## job 7184
## uart_rx
module uart_rx
  #(parameter CLKS_PER_BIT = 104)
  (
   input        i_Clock,
   input        i_Rst,
   input        i_Rx_Serial,
   output reg [15:0] o_Rx_Byte,
  output reg square_wave,
  output reg pin1,
  output  reg pin2
  );
  parameter s_IDLE         = 3'b000;
  parameter s_RX_START_BIT = 3'b001;
  parameter s_RX_DATA_BITS = 3'b010;
  parameter s_RX_STOP_BIT  = 3'b011;
  parameter s_CLEANUP      = 3'b100;
  reg  [7:0] data_check;
  reg [7:0] first_8bit;
  reg [7:0] second_8bit;
  reg           r_Rx_Data_R;
  reg           r_Rx_Data;
  reg [15:0]     r_Clock_Count;
  reg [4:0]     r_Bit_Index;  
  reg [15:0]     r_Rx_Byte;
  reg [2:0]     r_SM_Main;
wire [60:0] distZ = 61'hFFFFFFFFFFFFFF;
reg [23:0] counter;
reg toggle;
reg toggle_n;
wire [23:0] store;
wire [15:0] distA;
reg [15:0] distB;
reg stop;
reg [15:0] rpm;
assign distA =40*distZ;
assign store = (rpm == 16'd0) ? 24'hFFFFFF : (18 * 100000)/ rpm;
  always @(posedge i_Clock)
    begin
    if (i_Rst)
    begin
      r_Rx_Data_R <= 1'b1;
      r_Rx_Data   <= 1'b1;
  ...
Size in the first run: about 4900 cells after synthesis, about 22 I/O pins, ~0.029 mm2 of cells after synthesis.
export LEC_CHECK = 0
export ABC_AREA = 1
export CAP_MARGIN = 20
export CORE_MARGIN = 2
export CORE_UTILIZATION = 72
export CTS_CLUSTER_SIZE = 64
export HOLD_SLACK_MARGIN = 0.3
export PLACE_DENSITY_LB_ADDON = 0.2
export SLEW_MARGIN = 20
create_clock -name core_clock -period 61.0 [get_ports {i_Clock}]
run.sh (not shown) runs the stock make flow with config.mk's settings and CLKGATE_MAP_FILE=.
No final results exist for job 7184, since it was stopped by error GRT-0232 during global routing.
diff inputs: job 7184 => job 1342
# job 7184
export LEC_CHECK = 0
export ABC_AREA = 1
export CAP_MARGIN = 20
export CORE_MARGIN = 2
export CORE_UTILIZATION = 72
export CTS_CLUSTER_SIZE = 64
export HOLD_SLACK_MARGIN = 0.3
export PLACE_DENSITY_LB_ADDON = 0.2
export SLEW_MARGIN = 20
create_clock -name core_clock -period 61.0 [get_ports {i_Clock}]
# job 1342
export LEC_CHECK = 0
export ABC_AREA = 1
export CAP_MARGIN = 20
export CORE_MARGIN = 2
export CORE_UTILIZATION = 72
export SLEW_MARGIN = 20
create_clock -name core_clock -period 100.0 [get_ports {i_Clock}]
==> comparison <==
Job 1342 — post-detailed-placement half-perimeter wirelength about 4.7% lower, job 7184 as reference. Synthesized area divided by synthesized cell count: job 7184 vs job 1342 identical. Relative to job 7184, the post-CTS resize count of job 1342 is lower by 93. Job 1342 | status: complete | timing, DRC, antenna: pass. NOTE placement-stage cell area job 7184->job 1342 decreased by a few percent. Across both runs, worst-case setup slack after placement was higher for job 1342 than for job 7184. Reported for job 1342 and job 7184, number of sinks on the clock net turned out identical to the last digit.
Input-level comparison between job 3980 and job 1342:
# job 1342
export LEC_CHECK = 0
export ABC_AREA = 1
export CAP_MARGIN = 20
export CORE_MARGIN = 2
export CORE_UTILIZATION = 72
export SLEW_MARGIN = 20
create_clock -name core_clock -period 100.0 [get_ports {i_Clock}]
# job 3980
export LEC_CHECK = 0
export CAP_MARGIN = 20
export CORE_MARGIN = 2
export CORE_UTILIZATION = 28
export SLEW_MARGIN = 20
create_clock -name core_clock -period 100.0 [get_ports {i_Clock}]
--- outcome ---
Synthesized area | job 3980 above job 1342
Cmp job 3980 and job 1342 / fraction of standard cell area in multi-input logic / higher: job 3980
Job 3980 reports its main combinational cell family by area after synthesis as AND-OR/OR-AND gates while job 1342 reports simple AND/OR/NAND/NOR gates.
For cell count, dividing the value from job 3980 by the value from job 1342 gives 1.05.
Synthesized area per cell sits higher in job 3980 than in job 1342.
Looking at logic depth of the worst path, buffers included, job 3980 sits about 8% lower than job 1342 does.
Share of synthesized cell area in and, or, nand and nor gates in job 3980 is 6.3 points lower than in job 1342
Edits applied to the flow inputs when going from job 3980 to job 2283:
# job 3980
export LEC_CHECK = 0
export CAP_MARGIN = 20
export CORE_MARGIN = 2
export CORE_UTILIZATION = 28
export SLEW_MARGIN = 20
create_clock -name core_clock -period 100.0 [get_ports {i_Clock}]
# job 2283
export LEC_CHECK = 0
export CAP_MARGIN = 20
export CORE_ASPECT_RATIO = 1.2
export CORE_MARGIN = 2
export CORE_UTILIZATION = 72
export SLEW_MARGIN = 20
create_clock -name core_clock -period 100.0 [get_ports {i_Clock}]
Notes after the runs:
From job 3980 to job 2283 the numbers moved as follows: largest stage delay on the critical path up 0.02 ns; logic depth of the worst register-to-register path flat.
Design area shrinks by a few percent when moving from job 3980 to job 2283.
Job 2283 vs. job 3980: met1 track utilization from global routing went up by 31 points.
Compared to job 3980, job 2283 shows a wider setup margin.
